==> inputs of zinc <==
==> flow/design.v (excerpt) <==
module testpc(
	clock,   
	reset,   
	pc,   
	instruction,   
	mem_data,   
	mem_addr,   
	mem_wdata,   
	mwrite_enable,
	mread_enable,
	regwrite_enable,   
	write_addr,   
	reg_write_data   
	);
	input clock, reset;
	input [15:0] instruction, mem_data;
	output [15:0] pc, mem_addr, mem_wdata;
	output [15:0] reg_write_data;
	output mwrite_enable, mread_enable, regwrite_enable;
	output [2:0] write_addr;
	reg [15:0] pc, read_data1, read_data2, ext_imm_data, alu_result;
	reg [15:0] reg_write_data;
	reg [15:0] jump_addr, branch_addr;
	reg [15:0] mwrite_addr, mread_addr;
	reg [6:0] imm_data;
	reg [2:0] read_addr1, read_addr2, write_addr;
	reg [1:0] result_sel;
	reg regwrite_enable, func_sel, imm_sel, mwrite_enable;
	reg mread_enable, memtoreg_sel, jump_enable, branch_enable;
	reg [15:0] reg_table[0:7];
	reg [15:0] c, temp;
	reg c1, c2, s1;
	wire [15:0] b1;
	wire [15:0] and_result, not_result;
	assign mem_addr = alu_result;
	assign mem_wdata = read_data2;
	always@(posedge clock or negedge reset)
	begin
		if(reset == 1'b0)
			pc <= 16'b0000000000000000;
		else if(branch_enable == 1'b1)
		begin
			if(alu_result == 0)
				pc <= pc + branch_addr;
			else
				pc <= pc + 16'b0000000000000001;
		end
		else if(jump_enable == 1'b1)
			pc <= 16'b0000000000000000 + jump_addr;
		else
			pc <= pc + 16'b0000000000000001;
	end
	always@(instruction)
	begin
  ...
clock: 20.8 ns
lec_check: 0
abc_area: 1
cap_margin: 15
cell_pad_in_sites_global_placement: 1
core_aspect_ratio: 1.2
core_margin: 8
core_utilization: 32
cts_cluster_diameter: 351
cts_cluster_size: 54
gpl_routability_driven: 1
hold_slack_margin: 0.27
max_routing_layer: met4
place_density_lb_addon: 0.11
setup_slack_margin: -0.84
slew_margin: 20
run.sh (not shown) runs the stock make flow with config.mk's settings and CLKGATE_MAP_FILE=.
==> onyx (differences from zinc) <==
==> flow/config.mk (replaced) <==
export PLATFORM = sky130hd
export DESIGN_NAME = testpc
export DESIGN_NICKNAME = testpc
export VERILOG_FILES = /design/flow/design.v
export SDC_FILE = /design/flow/constraint.sdc
export NUM_CORES = 4
export LEC_CHECK = 0
export CAP_MARGIN = 20
export CORE_MARGIN = 2
export CORE_UTILIZATION = 68
export SETUP_SLACK_MARGIN = -0.66
export SLEW_MARGIN = 20
==> flow/constraint.sdc (replaced) <==
create_clock -name core_clock -period 11.0 [get_ports {clock}]
set_input_delay 2.2000 -clock core_clock [delete_from_list [all_inputs] [get_ports {clock}]]
set_output_delay 2.2000 -clock core_clock [all_outputs]
set_load 0.01 [all_outputs]
==> comparison <==
onyx completed, yet does not pass: setup timing. zinc passed the timing, design-rule and antenna checks.
Of onyx and zinc, zinc has the higher cell count (gap 23%, measured against zinc).
Of zinc and onyx, zinc has the higher synthesized cell count (gap about 30%, measured against onyx).
Sequential power: onyx is higher than zinc (about 100%).
Clock-buffer cell count: zinc is higher than onyx (2).


==> run a <==
testpc again, from the RTL that the note above started with.
make LEC_CHECK=0 ABC_AREA=1 CAP_MARGIN=0 CORE_ASPECT_RATIO=1.86 CORE_MARGIN=9 CORE_UTILIZATION=58 CTS_CLUSTER_DIAMETER=252 CTS_CLUSTER_SIZE=100 SETUP_SLACK_MARGIN=-0.24 SLEW_MARGIN=20 TNS_END_PERCENT=20 finish   # period 16.0 ns
==> run b: changes against run a <==
- CAP_MARGIN: 0 -> 20
- CORE_ASPECT_RATIO: 1.86 -> unset
- CORE_MARGIN: 9 -> 2
- CORE_UTILIZATION: 58 -> 68
- CTS_CLUSTER_DIAMETER: 252 -> unset
- CTS_CLUSTER_SIZE: 100 -> 39
- HOLD_SLACK_MARGIN: unset -> 0.27
- SETUP_SLACK_MARGIN: -0.24 -> unset
- TNS_END_PERCENT: 20 -> unset
==> flow/constraint.sdc (replaced) <==
create_clock -name core_clock -period 8.77 [get_ports {clock}]
set_input_delay 1.7540 -clock core_clock [delete_from_list [all_inputs] [get_ports {clock}]]
set_output_delay 1.7540 -clock core_clock [all_outputs]
set_load 0.01 [all_outputs]
==> results.sh <==
# flow metrics
export IMPL_dp_hpwl_microns=32140
export IMPL_fp_util_pct=69.18
export IMPL_pre_cts_ws_ns=-2.994
export IMPL_lastStage="global routing"
export IMPL_die_height_microns=133.4
export IMPL_status="stopped before the end"
export IMPL_tool_error="[ERROR GRT-0116] Global routing finished with congestion. Check the congestion regions in the DRC Viewer."
export IMPL_place_area_sq_mm=0.01417
export IMPL_cts_resized=166
Source of the figures above: run b

==> results.sh <==
# implementation run metrics
export IMPL_status="finished clean"
export IMPL_pre_cts_ws_ns=0.1581
export IMPL_dp_hpwl_microns=33280
export IMPL_die_height_microns=209.1
Source of the figures above: run a



==> inputs of branch pepper <==
Starting RTL as in the previous note.
clock: 16.0 ns
lec_check: 0
abc_area: 1
cap_margin: 0
core_aspect_ratio: 0.5
core_margin: 7
core_utilization: 58
cts_cluster_diameter: 252
cts_cluster_size: 100
slew_margin: 20
tns_end_percent: 20
==> inputs of branch ember, as changes to branch pepper <==
- CAP_MARGIN: 0 -> 20
- CORE_ASPECT_RATIO: 0.5 -> unset
- CORE_MARGIN: 7 -> 2
- CORE_UTILIZATION: 58 -> 66
- CTS_CLUSTER_DIAMETER: 252 -> 336
- CTS_CLUSTER_SIZE: 100 -> 97
- PLACE_DENSITY_LB_ADDON: unset -> 0.01
- TNS_END_PERCENT: 20 -> unset
==> flow/constraint.sdc (replaced) <==
create_clock -name core_clock -period 10.7 [get_ports {clock}]
set_input_delay 2.1400 -clock core_clock [delete_from_list [all_inputs] [get_ports {clock}]]
set_output_delay 2.1400 -clock core_clock [all_outputs]
set_load 0.01 [all_outputs]
==> inputs of branch raven, as changes to branch pepper <==
- ABC_AREA: 1 -> unset
- CAP_MARGIN: 0 -> 20
- CORE_ASPECT_RATIO: 0.5 -> unset
- CORE_MARGIN: 7 -> 2
- CORE_UTILIZATION: 58 -> 40
- CTS_CLUSTER_DIAMETER: 252 -> unset
- CTS_CLUSTER_SIZE: 100 -> unset
- TNS_END_PERCENT: 20 -> unset
==> flow/constraint.sdc (replaced) <==
create_clock -name core_clock -period 15.4 [get_ports {clock}]
set_input_delay 3.0800 -clock core_clock [delete_from_list [all_inputs] [get_ports {clock}]]
set_output_delay 3.0800 -clock core_clock [all_outputs]
set_load 0.01 [all_outputs]
==> impl_metrics.json <==
{
  "slew_headroom_pct": 30.5,
  "num-multi-input-gates": 994,
  "cts_setup_buffers": 2,
  "area_growth_pct": 24.1,
  "path_buffers": 5,
  "hold_ws_ps": 512,
  "cp.arrival_ps": 11980,
  "yosys_cells": 1287,
  "synth.avg_cell_area_um2": 8.51,
  "status": "timing/DRC/antenna clean",
  "hp-start": "reg_table[6][7]$_DFFE_PN0P_",
  "cp_common_cell": "fa_2",
  "synthCells": 1287,
  "ys_sh_aoi_pct": 23.5,
  "clockNetworkAreaShare_pct": 4.50,
  "wl_met1_mm": 17.8,
  "gp_congestion": 0.962,
  "ys_area_um2": 10900
}
(the above is from branch raven)
==> impl_metrics.json <==
{
  "placement_rows": 48,
  "cp.arrival_ps": 9520,
  "largest_cell_class": "combinational gates",
  "gp_congestion": 1.12,
  "hp-start": "reg_table[0][11]$_DFFE_PN0P_",
  "hold_ws_ps": 489,
  "num-multi-input-gates": 1271,
  "worst_slack_ps": -959,
  "common_cells": "514 x nand2_1, 196 x inv_1, 154 x o21ai_0",
  "yosys_cells": 1693,
  "area_growth_pct": 30.0,
  "synthCells": 1693,
  "clockNetworkAreaShare_pct": 4.22,
  "setup_viol": 7,
  "slew_headroom_pct": 31.7,
  "synth.avg_cell_area_um2": 6.73,
  "status": "failed layout checks",
  "adder_share_pct": 7.21,
  "ys_area_um2": 11400,
  "regArea_um2": 3600,
  "so.violations": "negative setup slack",
  "cp_common_cell": "fa_2"
}
(the above is from branch ember)
==> impl_metrics.json <==
{
  "status": "timing/DRC/antenna clean",
  "synthCells": 1693,
  "clockNetworkAreaShare_pct": 4.67,
  "cp_common_cell": "fa_1",
  "ys_sh_aoi_pct": 14.0,
  "yosys_cells": 1693,
  "die_w_um": 212,
  "vias_per_cell": 6.15,
  "ys_area_um2": 11400,
  "path_buffers": 6,
  "wl_met1_mm": 17.2,
  "top_cell": "nand2_1",
  "pg_seq_mw": 0.656,
  "cp.arrival_ps": 12450,
  "slew_headroom_pct": 30.6,
  "num-multi-input-gates": 1271,
  "synth.avg_cell_area_um2": 6.73,
  "gp_congestion": 1.03,
  "hp-start": "reg_table[3][15]$_DFFE_PN0P_",
  "grt_use_met2_pct": 54.7,
  "area_growth_pct": 17.4
}
(the above is from branch pepper)
Power and IR drop assume default switching activity.
